==> v24 <==
==> flow/design.v <==
module top(
  input  logic         clk,
  input  logic         rst_n,
  input  logic [31:0]  a, b, c, d, e,  
  output logic [63:0]  y  
);
logic [63:0] mul1_reg, mul2_reg;    
logic [63:0] mul3_reg;             
logic [63:0] sum1_reg;             
logic [63:0] sum2_reg;             
logic [63:0] final_result_reg;    
always_ff @(posedge clk or negedge rst_n) begin
  if (!rst_n) begin
    mul1_reg <= '0;
    mul2_reg <= '0;
  end else begin
    mul1_reg <= a * b;    
    mul2_reg <= c * d;    
  end
end
always_ff @(posedge clk or negedge rst_n) begin
  if (!rst_n) begin
    mul3_reg <= '0;
  end else begin
    mul3_reg <= mul1_reg[31:0] * e;  
  end
end
always_ff @(posedge clk or negedge rst_n) begin
  if (!rst_n) begin
    sum1_reg <= '0;
  end else begin
    sum1_reg <= mul1_reg + mul2_reg;
  end
end
always_ff @(posedge clk or negedge rst_n) begin
  if (!rst_n) begin
    sum2_reg <= '0;
  end else begin
    sum2_reg <= sum1_reg + mul3_reg;
  end
end
always_ff @(posedge clk or negedge rst_n) begin
  if (!rst_n) begin
    final_result_reg <= '0;
  end else begin
    if (|a)  
      final_result_reg <= sum2_reg + sum1_reg;
    else
      final_result_reg <= sum2_reg - mul2_reg;
  end
end
(* IOB="TRUE" *)
always_ff @(posedge clk or negedge rst_n) begin
  if (!rst_n) begin
    y <= '0;
  end else begin
    y <= final_result_reg;
  end
end
endmodule
==> flow/run.sh <==
#!/bin/bash
# the make line also repeats each setting of config.mk as NAME=value (left out here)
make -C /OpenROAD-flow-scripts/flow DESIGN_CONFIG=/design/flow/config.mk WORK_HOME=/design/flow/orfs CLKGATE_MAP_FILE= finish
==> flow/config.mk <==
export PLATFORM = sky130hd
export DESIGN_NAME = top
export DESIGN_NICKNAME = top
export VERILOG_FILES = /design/flow/design.v
export SDC_FILE = /design/flow/constraint.sdc
export NUM_CORES = 4
export LEC_CHECK = 0
export ABC_AREA = 1
export CAP_MARGIN = 20
export CORE_MARGIN = 2
export CORE_UTILIZATION = 72
export CTS_CLUSTER_DIAMETER = 218
export PLACE_DENSITY_LB_ADDON = 0.19
export SLEW_MARGIN = 15
export TNS_END_PERCENT = 30
==> flow/constraint.sdc <==
create_clock -name core_clock -period 8.16 [get_ports {clk}]
set_input_delay 1.6320 -clock core_clock [delete_from_list [all_inputs] [get_ports {clk}]]
set_output_delay 1.6320 -clock core_clock [all_outputs]
set_load 0.01 [all_outputs]
==> v18: changes against v24 <==
Settings changed: ABC_AREA 1 to unset, CORE_UTILIZATION 72 to 37, CTS_CLUSTER_DIAMETER 218 to unset, PLACE_DENSITY_LB_ADDON 0.19 to unset, SLEW_MARGIN 15 to 20, TNS_END_PERCENT 30 to unset.
==> flow/constraint.sdc (replaced) <==
create_clock -name core_clock -period 10.2 [get_ports {clk}]
set_input_delay 2.0400 -clock core_clock [delete_from_list [all_inputs] [get_ports {clk}]]
set_output_delay 2.0400 -clock core_clock [all_outputs]
set_load 0.01 [all_outputs]
==> v15: changes against v24 <==
Settings changed: CORE_ASPECT_RATIO set to 0.59, CORE_UTILIZATION 72 to 56, CTS_CLUSTER_DIAMETER 218 to 123, GPL_ROUTABILITY_DRIVEN set to 0, GPL_TIMING_DRIVEN set to 0, HOLD_SLACK_MARGIN set to -0.05, MAX_ROUTING_LAYER set to met4, PLACE_DENSITY set to 0.47, PLACE_DENSITY_LB_ADDON 0.19 to unset, SLEW_MARGIN 15 to 40, TNS_END_PERCENT 30 to 60.
==> flow/constraint.sdc (replaced) <==
create_clock -name core_clock -period 14.9 [get_ports {clk}]
set_input_delay 2.9800 -clock core_clock [delete_from_list [all_inputs] [get_ports {clk}]]
set_output_delay 2.9800 -clock core_clock [all_outputs]
set_load 0.01 [all_outputs]
==> v8: changes against v24 <==
Settings changed: ABC_AREA 1 to unset, CTS_CLUSTER_DIAMETER 218 to unset, PLACE_DENSITY_LB_ADDON 0.19 to 0.01, SLEW_MARGIN 15 to 20, TNS_END_PERCENT 30 to unset.
==> flow/constraint.sdc (replaced) <==
create_clock -name core_clock -period 8.52 [get_ports {clk}]
set_input_delay 1.7040 -clock core_clock [delete_from_list [all_inputs] [get_ports {clk}]]
set_output_delay 1.7040 -clock core_clock [all_outputs]
set_load 0.01 [all_outputs]
==> metrics.csv <==
metric;value;unit
WHS Endpoint;y[3];
Non-clk invs;2668;
net count after synthesis;17092;
Levels on crit path;28;
RSZ-0062 raised after global routing;false;
Total Wirelength;331.6;mm
path depth of the worst reg2reg path;24;
Worst setup endpoint;mul2_reg[62];
outcome;timing/DRC/antenna clean;
largest net degree at the start of global routing;156;
WL met3;16.61;mm
Non-Filler Instances;17691;
(the above is from v18)
==> metrics.csv <==
metric;value;unit
WL met3;48.00;mm
outcome;failed layout checks;
endpoints failing setup;11;
net count after synthesis;17092;
Non-Filler Instances;16413;
SO Faults;negative setup slack;
RSZ-0062 raised after global routing;true;
path depth of the worst reg2reg path;26;
largest net degree at the start of global routing;176;
Total Wirelength;392.2;mm
WHS Endpoint;y[57];
Levels on crit path;27;
Non-clk invs;2668;
Worst setup endpoint;mul1_reg[49];
final setup margin;-0.09376;ns
(the above is from v8)
==> metrics.csv <==
metric;value;unit
WL met3;53.60;mm
Non-clk invs;5429;
outcome;timing/DRC/antenna clean;
Levels on crit path;28;
net count after synthesis;21977;
Total Wirelength;444.3;mm
largest net degree at the start of global routing;174;
Non-Filler Instances;21282;
(the above is from v24)
==> metrics.csv <==
metric;value;unit
Non-clk invs;5429;
Levels on crit path;23;
net count after synthesis;21977;
outcome;timing/DRC/antenna clean;
WHS Endpoint;y[35];
Total Wirelength;558.2;mm
RSZ-0062 raised after global routing;false;
WL met3;117.8;mm
(the above is from v15)

---

==> sierra: inputs <==
// top: RTL as listed in full above, without the edits since
clock: 14.4 ns
lec_check: 0
abc_area: 0
cap_margin: 20
core_margin: 2
core_utilization: 66
cts_cluster_diameter: 256
slew_margin: 15
tns_end_percent: 45
run.sh (not shown) runs the stock make flow with config.mk's settings and CLKGATE_MAP_FILE=.
==> inputs of nickel, as changes to sierra <==
ABC_AREA = default   (was 0)
CTS_CLUSTER_DIAMETER = default   (was 256)
SLEW_MARGIN = 20   (was 15)
TNS_END_PERCENT = default   (was 45)
==> flow/constraint.sdc (replaced) <==
create_clock -name core_clock -period 8.88 [get_ports {clk}]
set_input_delay 1.7760 -clock core_clock [delete_from_list [all_inputs] [get_ports {clk}]]
set_output_delay 1.7760 -clock core_clock [all_outputs]
set_load 0.01 [all_outputs]
==> inputs of harbor, as changes to sierra <==
ABC_AREA = default   (was 0)
CORE_ASPECT_RATIO = 0.5   (was default)
CORE_UTILIZATION = 45   (was 66)
CTS_CLUSTER_DIAMETER = default   (was 256)
CTS_CLUSTER_SIZE = 10   (was default)
SLEW_MARGIN = 20   (was 15)
TNS_END_PERCENT = default   (was 45)
==> flow/constraint.sdc (replaced) <==
create_clock -name core_clock -period 11.0 [get_ports {clk}]
set_input_delay 2.2000 -clock core_clock [delete_from_list [all_inputs] [get_ports {clk}]]
set_output_delay 2.2000 -clock core_clock [all_outputs]
set_load 0.01 [all_outputs]
==> git commit body <==
Store results of the implementation flow

* GR Layer Usage met1: 0.493
- End point of the worst hold path: y[26]
* Origin of the worst min-delay path: final_result_reg[26]
* Routed length on met1: 132000 um
- Crit path arrival time: 12.03 ns
- Summed over all nets, wire length on met3 after detailed routing comes to between 30000 and 40000 um.
- The number of global-route vias before repair was 103k.
- The final layout report lists a non-clock buffer count of 398.
- Number of buffers added by the clock tree synthesis step: 52
* Status: timing/DRC/antenna clean
- The flow reports an fmax of 86.8 MHz.
- The filler cells instantiated in the layout total 14.6k.
# the run above: sierra

==> git commit body <==
Store results of the implementation flow

- The flow ran to the end and the layout has no timing, DRC or antenna violations.
- Per the detail_route log, met3 wirelength is 31800 um.
* Count of non-CTS buffers in the layout: 1390
- Via count of the first global-routing pass: between 100k and 150k
- Routed length on met1: 135000 um
- Per the layout report, the design carries 13.3k filler cells.
- Crit path arrival time: slightly above 9 ns
* Origin of the worst min-delay path: final_result_reg[38]
* GR Layer Usage met1: 0.492
# the run above: nickel

==> git commit body <==
Store results of the implementation flow

- The run finished with no timing, DRC or antenna violations.
* Total Wirelength: between 300000 and 400000 um
- Tapcells inserted: 3630
- Class of the most critical hold timing path: reg -> reg
* Peak clock frequency supported by timing: 98.3 MHz
- Slew at the pin closest to its max-slew limit: a little over 1 ns
- For this block, wires on met1 add up to ~160000 um.
- End point of the worst hold path: y[43]
- Number of buffers added by the clock tree synthesis step: 57
- The number of global-route vias before repair came to roughly 96k.
- Origin of the worst min-delay path: final_result_reg[43]
- The synthesized design spends more area on one cell type than any other, namely sky130_fd_sc_hd__fa_1.
* Cell chain of the critical path: clkdlybuf4s50_1 > buf_4 > and2_1 > fa_1 > fa_1 > inv_1 > fa_1 > fa_1 > inv_1 > fa_1 > fa_1 > fa_1 > inv_1 > fa_1 > inv_1 > ha_1 > nand4_1 > nor4_1 > nand4_1 > o211ai_1 > a41oi_1 > o2111ai_1 > a31oi_1 > xnor2_1
* Fill cell instance count of the final layout: around 26k
- GR Layer Usage met1: 0.388
# the run above: harbor


---

==> v10: inputs <==
RTL: the design.v shown in full above, as it stands there.
Settings: LEC_CHECK=0, CAP_MARGIN=20, CORE_MARGIN=2, CORE_UTILIZATION=45, SLEW_MARGIN=20; clock period 11.0 ns.
==> inputs of v28, as changes to v10 <==
Settings changed: ABC_AREA set to 0, CORE_MARGIN 2 to 7, CORE_UTILIZATION 45 to 66, CTS_CLUSTER_DIAMETER set to 218, SLEW_MARGIN 20 to 15, TNS_END_PERCENT set to 30.
==> flow/constraint.sdc (replaced) <==
create_clock -name core_clock -period 14.4 [get_ports {clk}]
set_input_delay 2.8800 -clock core_clock [delete_from_list [all_inputs] [get_ports {clk}]]
set_output_delay 2.8800 -clock core_clock [all_outputs]
set_load 0.01 [all_outputs]
==> PnR_summary.wiki <==
== Flow metrics ==
{| class="wikitable"
! Metric !! Value
|-
| Crit Path Max Fanout || 18
|-
| Result of the run || finished clean
|-
| Sequential share of cell area || 0.0871
|-
| Number of fillers in the final layout || 14,700
|-
| Register-to-register path setup slack || 5760 ps
|-
| Number of buffers created by CTS || 52
|-
| Insertion Delay late pin || 650 ps
|-
| Met3 routing resource usage after global routing || 0.0587
|-
| Total via count after detailed routing || 92,200
|-
| R2r endpoint || mul3_reg[57]
|-
| Core utilization before placement || 0.664
|-
| Worst Path Required || between 10,000 and 15,000 ps
|-
| Standard cell area after detailed placement || 127,000 sq um
|-
| Metal2 WL || 168 mm
|-
| Tool warnings || 31
|}
# the run above: v28

==> PnR_summary.wiki <==
== Flow metrics ==
{| class="wikitable"
! Metric !! Value
|-
| Crit Path Max Fanout || 17
|-
| Register-to-register path setup slack || 2280 ps
|-
| Number of fillers in the final layout || approximately 26,000
|-
| Insertion Delay late pin || 690 ps
|-
| R2r endpoint || mul3_reg[62]
|-
| Metal2 WL || between 150 and 200 mm
|-
| Tool warnings || 26
|-
| Result of the run || finished clean
|-
| Worst Path Required || 11,540 ps
|-
| Core utilization before placement || 0.451
|}
# the run above: v10

